// top_module
module top_module(
    input  wire        clkr,
    input  wire        rst,
    input  wire        rxr,
    input  wire [4:0]  btnr,
    output wire        spr,
    output wire [7:0]  hr,
    output wire [7:0]  mr,
    output wire [4:0]  date,
    output wire [4:0]  month,
    output wire [7:0]  year,
    output wire [6:0]  seg,
    output wire [3:0]  an,
    output wire        dp
);
Size: ~160 flip-flops.
clock: 5.22 ns
lec_check: 0
abc_area: 1
cap_margin: 20
core_margin: 2
core_utilization: 65
cts_cluster_size: 73
place_density_lb_addon: 0.03
setup_slack_margin: 1.51
slew_margin: 20
run.sh (not shown) runs the stock make flow with config.mk's settings and CLKGATE_MAP_FILE=.
The starting point finished but failed the layout checks on negative setup slack.
Rerun with:
==> flow/config.mk (replaced) <==
export PLATFORM = sky130hd
export DESIGN_NAME = top_module
export DESIGN_NICKNAME = top_module
export VERILOG_FILES = /design/flow/design.v
export SDC_FILE = /design/flow/constraint.sdc
export NUM_CORES = 4
export LEC_CHECK = 0
export CAP_MARGIN = 20
export CORE_MARGIN = 2
export CORE_UTILIZATION = 59
export SLEW_MARGIN = 20
==> flow/constraint.sdc (replaced) <==
create_clock -name core_clock -period 5.14 [get_ports {clkr}]
set_input_delay 1.0280 -clock core_clock [delete_from_list [all_inputs] [get_ports {clkr}]]
set_output_delay 1.0280 -clock core_clock [all_outputs]
set_load 0.01 [all_outputs]
Result:
- The new run completed and failed the layout checks on negative setup slack
- via count came out lower by a few percent
- worst setup slack got worse by 0.063 ns
- utilization came out lower by 7.7 points
- final area came out higher by a few percent
- sequential power barely changes
- die size came out higher by roughly a tenth
- total power came out lower by a quarter to a third
- global-route usage came out lower by 1.8 points
- wire length came out higher slightly
Rerun with:
--- a/flow/config.mk
+++ b/flow/config.mk
@@ -9,3 +9,3 @@
 export CORE_MARGIN = 2
-export CORE_UTILIZATION = 59
+export CORE_UTILIZATION = 40
 export SLEW_MARGIN = 20
==> flow/constraint.sdc (replaced) <==
create_clock -name core_clock -period 10.0 [get_ports {clkr}]
set_input_delay 2.0000 -clock core_clock [delete_from_list [all_inputs] [get_ports {clkr}]]
set_output_delay 2.0000 -clock core_clock [all_outputs]
set_load 0.01 [all_outputs]
After rerunning: Now the flow went through all stages and came out clean; register-to-register slack gets better by 4.9 ns; first-iteration DRC count fell by 1.5%; wire length shrinks by 7.6%; die size grows by 46%; clock skew stays flat; count of clock-buffer cells in the layout came out higher by 1.
Rerun with:
--- a/flow/config.mk
+++ b/flow/config.mk
@@ -9,3 +9,5 @@
 export CORE_MARGIN = 2
-export CORE_UTILIZATION = 40
+export CORE_UTILIZATION = 58
+export CTS_CLUSTER_DIAMETER = 400
+export CTS_CLUSTER_SIZE = 99
 export SLEW_MARGIN = 20
The changed run finished with timing, DRC and antenna clean.
Clock-buffer cell count drops by 4.
Wire length falls by about 5%.
Setup slack gets better by 0.0040 ns.
Hold slack improved by 0.020 ns.
Final area drops by about 1.2%.
Total power drops by about 0.4%.
Rerun with:
--- a/flow/config.mk
+++ b/flow/config.mk
@@ -7,2 +7,3 @@
 export LEC_CHECK = 0
+export ABC_AREA = 1
 export CAP_MARGIN = 20
@@ -12,2 +13,4 @@
 export CTS_CLUSTER_SIZE = 99
+export SETUP_SLACK_MARGIN = 2.71
 export SLEW_MARGIN = 20
+export TNS_END_PERCENT = 5
After rerunning: Die area went down by about 3%. Final area barely changes. Fmax went up by about 20%. Global-route usage went up by 0.28 points. Area after synthesis went down by 3.2%. Clock skew barely changes. Non-clock buffer count went up by 6. Clock-buffer cell count went up by 1. First-iteration DRC count went up by 9.9%. Sequential cell count stays the same. Hold slack got worse by 0.023 ns.

---

Starting RTL as in the previous note.
clock: 7.43 ns
lec_check: 0
abc_area: 1
cap_margin: 20
core_aspect_ratio: 0.5
core_margin: 2
core_utilization: 72
cts_cluster_diameter: 344
cts_cluster_size: 91
place_density: 0.4
setup_slack_margin: 2.17
slew_margin: 20
tns_end_percent: 5
The starting point completed, yet does not pass: setup timing.
Then changed:
==> flow/config.mk (replaced) <==
export PLATFORM = sky130hd
export DESIGN_NAME = top_module
export DESIGN_NICKNAME = top_module
export VERILOG_FILES = /design/flow/design.v
export SDC_FILE = /design/flow/constraint.sdc
export NUM_CORES = 4
export LEC_CHECK = 0
export ABC_AREA = 1
export CAP_MARGIN = 20
export CORE_MARGIN = 2
export CORE_UTILIZATION = 66
export SLEW_MARGIN = 20
==> flow/constraint.sdc (replaced) <==
create_clock -name core_clock -period 5.03 [get_ports {clkr}]
set_input_delay 1.0060 -clock core_clock [delete_from_list [all_inputs] [get_ports {clkr}]]
set_output_delay 1.0060 -clock core_clock [all_outputs]
set_load 0.01 [all_outputs]
Outcome:
- The changed run produced a layout that fails on setup timing
- synthesized area stays the same
- via count decreases by 7.4%
- setup slack gets worse by 0.52 ns
- cell area increases by 3.9%
- routed wire length decreases by 22%
- utilization decreases by 3.8 points
- cell count increases by 6.5%
Then changed:
--- a/flow/config.mk
+++ b/flow/config.mk
@@ -9,4 +9,4 @@
 export CAP_MARGIN = 20
 export CORE_MARGIN = 2
-export CORE_UTILIZATION = 66
+export CORE_UTILIZATION = 65
 export SLEW_MARGIN = 20
==> flow/constraint.sdc (replaced) <==
create_clock -name core_clock -period 6.97 [get_ports {clkr}]
set_input_delay 1.3940 -clock core_clock [delete_from_list [all_inputs] [get_ports {clkr}]]
set_output_delay 1.3940 -clock core_clock [all_outputs]
set_load 0.01 [all_outputs]
With this change the flow finished clean.
Global-route usage falls by 4.3 points.
Non-clock buffer count decreases by 155.
Total power goes down by 36%.
Flip-flop count stays the same.
Then changed:
--- a/flow/config.mk
+++ b/flow/config.mk
@@ -6,7 +6,6 @@
 export NUM_CORES = 4
 export LEC_CHECK = 0
-export ABC_AREA = 1
 export CAP_MARGIN = 20
 export CORE_MARGIN = 2
-export CORE_UTILIZATION = 65
+export CORE_UTILIZATION = 40
 export SLEW_MARGIN = 20
==> flow/constraint.sdc (replaced) <==
create_clock -name core_clock -period 8.79 [get_ports {clkr}]
set_input_delay 1.7580 -clock core_clock [delete_from_list [all_inputs] [get_ports {clkr}]]
set_output_delay 1.7580 -clock core_clock [all_outputs]
set_load 0.01 [all_outputs]
Result: First-iteration DRC count rose by 1.5%. Wire length is higher by 11%. Area after synthesis climbs by 3.3%. Hold slack gets better by 0.011 ns. Register-to-register slack gains 1.7 ns. Worst setup slack improved by 0.54 ns.

---

## run A
Starting RTL as in the previous note.
Settings: LEC_CHECK=0, ABC_AREA=1, CAP_MARGIN=0, CORE_MARGIN=2, CORE_UTILIZATION=70, CTS_CLUSTER_SIZE=15, PLACE_DENSITY=0.77, SLEW_MARGIN=20; clock period 5.65 ns.
Run A finished all stages; however, its layout fails the closing checks, the failures being negative setup slack.
Relative to run A, the following input files were edited for run B:
- CTS_CLUSTER_SIZE changed from 15 to 99
- CORE_UTILIZATION changed from 70 to 69
- PLACE_DENSITY removed (was 0.77)
- SETUP_SLACK_MARGIN newly set to 1.61
--- outcome ---
[compare] base=run A new=run B: horizontal die dimension now larger; share of the clock period used by the worst path after layout up 6.5 points; area occupied by registers did not really move; worst setup slack after placement rose 0.094 ns. Status for run A and run B: no clean run. Nothing crashed in run A and all stages finished; the problem is that the final layout failed, the offending checks being negative setup slack. STATUS run=run B STAGES=ALL_DONE FINAL_CHECKS=FAILED CAUSE=max-capacitance violations, max-slew violations, negative setup slack.
## Diff of input files: run C against run B
- clearing SETUP_SLACK_MARGIN, which used to be 1.61
- clearing CTS_CLUSTER_SIZE, which used to be 99
- clearing ABC_AREA, which used to be 1
- swapping 69 for 66 in CORE_UTILIZATION
- swapping 0 for 20 in CAP_MARGIN
- swapping 5.65 for 8.79 in the clock period (ns, I/O delays scaled along)
Findings:
Run C finished every step from synthesis to the final layout, and the layout passed the timing, DRC and antenna checks.
Relative to run B, post-synthesis to final-layout area growth decreased by 12 points in run C.
Comparing clock power share for run B and run C, the bigger number came from run C.
The later-pin clock latency in the skew report on run C is in line with that on run B.
Diff run B and run C: wire length of the first global-routing pass higher in run B
Run C vs run B: leakage power down by more than 10%
From run B to run C the numbers moved as follows: power of the clock network went down, worst setup slack went up, number of logic inverters in the finished layout went down.
Count of clock buffers in the final design is lower on run B
Delta (run C minus run B): global-route usage decreased by 4.3 points relative to the old numbers, count of max-cap constraint violations decreased by 1 relative to the old numbers.
What run D does differently from run C at the input level:
- an added SETUP_SLACK_MARGIN of 1.5
- an added ABC_AREA of 1
- an added TNS_END_PERCENT of 10
- a change of the clock period (ns, I/O delays scaled along) from 8.79 to 5.03
--- outcome ---
Of run C and run D, only run C finishes the flow clean.
What the final checks of run D revealed, after a flow that finished every stage, was a layout that fails on negative setup slack.
Where area after synthesis is concerned, run C is outperformed by run D.
Compared with run C, synthesized cell count in run D increased by more than 10%.
Summary of the comparison: final-layout clock-cell area share is lower in run D, relative to run C.
Compared with run C, run D shows wire length on met3 that has gone up by more than half.
NOTE: part of the power in the clock network in run D falls short of that of run C
Diff run C -> run D: chip footprint went down, cell count after placement picked up an extra 389, number of ordinary and repair buffers in the finished layout saw an increase, wire length rose 19%, sequential share of layout area -3.3 points.
For run D, the biggest power consumer among the groups was combinational logic, unlike run C, where it was registers.
Adder-cell share of the synthesized area: run C vs run D, no meaningful difference
--- input diff run D..run E ---
- changing CORE_UTILIZATION from 66 to 65
- removing SETUP_SLACK_MARGIN (formerly 1.5)
- removing TNS_END_PERCENT (formerly 10)
- changing the clock period (ns, I/O delays scaled along) from 5.03 to 4.92
--- outcome ---
Synthesized cell count across run D and run E: no real change.
Across run D and run E, no clean finish was achieved.
What the final checks of run D revealed, after a flow that finished every stage, was a layout that fails on negative setup slack.
Although run E finished all stages, its layout failed final checks on negative setup slack.
The worst hold slack on run D is in line with that on run E.
In run E, the leakage power summed over all cells came out 0.67% above the value in run D.
Run E gives more final critical-path share of the clock period than run D did.
| sequential share of layout area | run D vs run E | ≈ equal |
| critical path data required time | run E vs run D | 0.08 ns lower |
Taking run D as the reference, in run E clock share of power fell by 1.7 points; wire length fell by 4.0%; wire length of the first global-routing pass fell by about 1.3%; non-clock buffer count rose by 6.4%; global router's overall resource usage fell by 0.57 points.

---

top_module again, from the RTL that the note above started with.
make LEC_CHECK=0 CAP_MARGIN=40 CELL_PAD_IN_SITES_GLOBAL_PLACEMENT=3 CORE_MARGIN=6 CORE_UTILIZATION=40 CTS_CLUSTER_DIAMETER=80 CTS_CLUSTER_SIZE=14 HOLD_SLACK_MARGIN=0.29 MAX_ROUTING_LAYER=met4 SLEW_MARGIN=10 finish   # period 10.0 ns
The baseline finished with timing, DRC and antenna clean.
Edit:
==> flow/config.mk (replaced) <==
export PLATFORM = sky130hd
export DESIGN_NAME = top_module
export DESIGN_NICKNAME = top_module
export VERILOG_FILES = /design/flow/design.v
export SDC_FILE = /design/flow/constraint.sdc
export NUM_CORES = 4
export LEC_CHECK = 0
export CAP_MARGIN = 20
export CORE_MARGIN = 2
export CORE_UTILIZATION = 58
export CTS_CLUSTER_DIAMETER = 46
export CTS_CLUSTER_SIZE = 50
export MAX_ROUTING_LAYER = met4
export SLEW_MARGIN = 20
export TNS_END_PERCENT = 5
What happened:
- design area went down by 1.5%
- via count stays flat
- wire length went down by 11%
- maximum frequency barely changes
- total power went down by 0.70%
- worst setup slack gets better by 0.019 ns
- combinational power went down by 5.1%
- critical path depth stays the same
- cell count went down by 6.9%
- register-to-register slack gets worse by 0.16 ns
- sequential share of layout area went up by 0.44 points

---

top_module again, from the RTL that the note above started with.
make LEC_CHECK=0 ABC_AREA=1 CAP_MARGIN=20 CELL_PAD_IN_SITES_DETAIL_PLACEMENT=2 CELL_PAD_IN_SITES_GLOBAL_PLACEMENT=1 CORE_MARGIN=7 CORE_UTILIZATION=22 GPL_ROUTABILITY_DRIVEN=0 GPL_TIMING_DRIVEN=0 HOLD_SLACK_MARGIN=-0.09 MAX_ROUTING_LAYER=met4 MIN_ROUTING_LAYER=met2 PLACE_DENSITY=0.41 SETUP_SLACK_MARGIN=-0.21 SLEW_MARGIN=25 TNS_END_PERCENT=85 finish   # period 9.04 ns
Next try:
==> flow/config.mk (replaced) <==
export PLATFORM = sky130hd
export DESIGN_NAME = top_module
export DESIGN_NICKNAME = top_module
export VERILOG_FILES = /design/flow/design.v
export SDC_FILE = /design/flow/constraint.sdc
export NUM_CORES = 4
export LEC_CHECK = 0
export ABC_AREA = 1
export CAP_MARGIN = 20
export CORE_MARGIN = 2
export CORE_UTILIZATION = 72
export PLACE_DENSITY = 0.78
export SLEW_MARGIN = 20
==> flow/constraint.sdc (replaced) <==
create_clock -name core_clock -period 5.7 [get_ports {clkr}]
set_input_delay 1.1400 -clock core_clock [delete_from_list [all_inputs] [get_ports {clkr}]]
set_output_delay 1.1400 -clock core_clock [all_outputs]
set_load 0.01 [all_outputs]
After rerunning: Now the flow finished with setup timing left; worst setup slack gets worse by 3.3 ns; via count went down by 11%; count of clock-buffer cells in the layout went down by 2; routed wire length came out higher by 8.2%; power grows by about 90%.
Next try:
--- a/flow/config.mk
+++ b/flow/config.mk
@@ -10,4 +10,5 @@
 export CORE_MARGIN = 2
 export CORE_UTILIZATION = 72
-export PLACE_DENSITY = 0.78
+export PLACE_DENSITY = 0.35
+export SETUP_SLACK_MARGIN = 1.45
 export SLEW_MARGIN = 20
==> flow/constraint.sdc (replaced) <==
create_clock -name core_clock -period 4.92 [get_ports {clkr}]
set_input_delay 0.9840 -clock core_clock [delete_from_list [all_inputs] [get_ports {clkr}]]
set_output_delay 0.9840 -clock core_clock [all_outputs]
set_load 0.01 [all_outputs]
Result: Now the flow never finished: it broke off in 5_1_grt, error GRT-0232; area after synthesis does not change; synthesized cell count stays the same; die area stays the same.
Next try:
--- a/flow/config.mk
+++ b/flow/config.mk
@@ -9,6 +9,6 @@
 export CAP_MARGIN = 20
 export CORE_MARGIN = 2
-export CORE_UTILIZATION = 72
+export CORE_UTILIZATION = 65
+export CTS_CLUSTER_DIAMETER = 205
 export PLACE_DENSITY = 0.35
-export SETUP_SLACK_MARGIN = 1.45
 export SLEW_MARGIN = 20
The new run ran to the end with violations: setup timing.
Die size rose by roughly a tenth.
Synthesized cell count is unchanged.
Synthesized area does not change.
Next try:
--- a/flow/config.mk
+++ b/flow/config.mk
@@ -9,6 +9,6 @@
 export CAP_MARGIN = 20
 export CORE_MARGIN = 2
-export CORE_UTILIZATION = 65
-export CTS_CLUSTER_DIAMETER = 205
+export CORE_UTILIZATION = 72
+export CTS_CLUSTER_SIZE = 73
 export PLACE_DENSITY = 0.35
 export SLEW_MARGIN = 20
==> flow/constraint.sdc (replaced) <==
create_clock -name core_clock -period 5.72 [get_ports {clkr}]
set_input_delay 1.1440 -clock core_clock [delete_from_list [all_inputs] [get_ports {clkr}]]
set_output_delay 1.1440 -clock core_clock [all_outputs]
set_load 0.01 [all_outputs]
After rerunning:
- The new run produced a layout that fails on setup timing
- synthesized area does not change
- first-iteration DRC count increases by 96%
- design area decreases by 4.8%
- setup slack got worse by 0.38 ns
- combinational power decreases by 13%
- total power decreases by 9.7%
- utilization increases by 6.5 points
- synthesized cell count stays the same
- routed wire length increases by about 26%
Next try:
--- a/flow/config.mk
+++ b/flow/config.mk
@@ -9,6 +9,5 @@
 export CAP_MARGIN = 20
 export CORE_MARGIN = 2
-export CORE_UTILIZATION = 72
+export CORE_UTILIZATION = 65
 export CTS_CLUSTER_SIZE = 73
-export PLACE_DENSITY = 0.35
 export SLEW_MARGIN = 20
==> flow/constraint.sdc (replaced) <==
create_clock -name core_clock -period 5.22 [get_ports {clkr}]
set_input_delay 1.0440 -clock core_clock [delete_from_list [all_inputs] [get_ports {clkr}]]
set_output_delay 1.0440 -clock core_clock [all_outputs]
set_load 0.01 [all_outputs]
The changed run finished but fails on setup timing.
Cell area grows by 3.5%.
Worst setup slack improved by 0.56 ns.
Final cell count came out higher by 4.8%.
Synthesized cell count is unchanged.
Wire length decreases by 22%.
Global-route usage fell by 6.1 points.
Via count shrinks by 8.6%.
Non-clock buffer count grows by 74.
Total power rose by 7.3%.
No activity file was given, so power comes from the tool's default toggle rates.
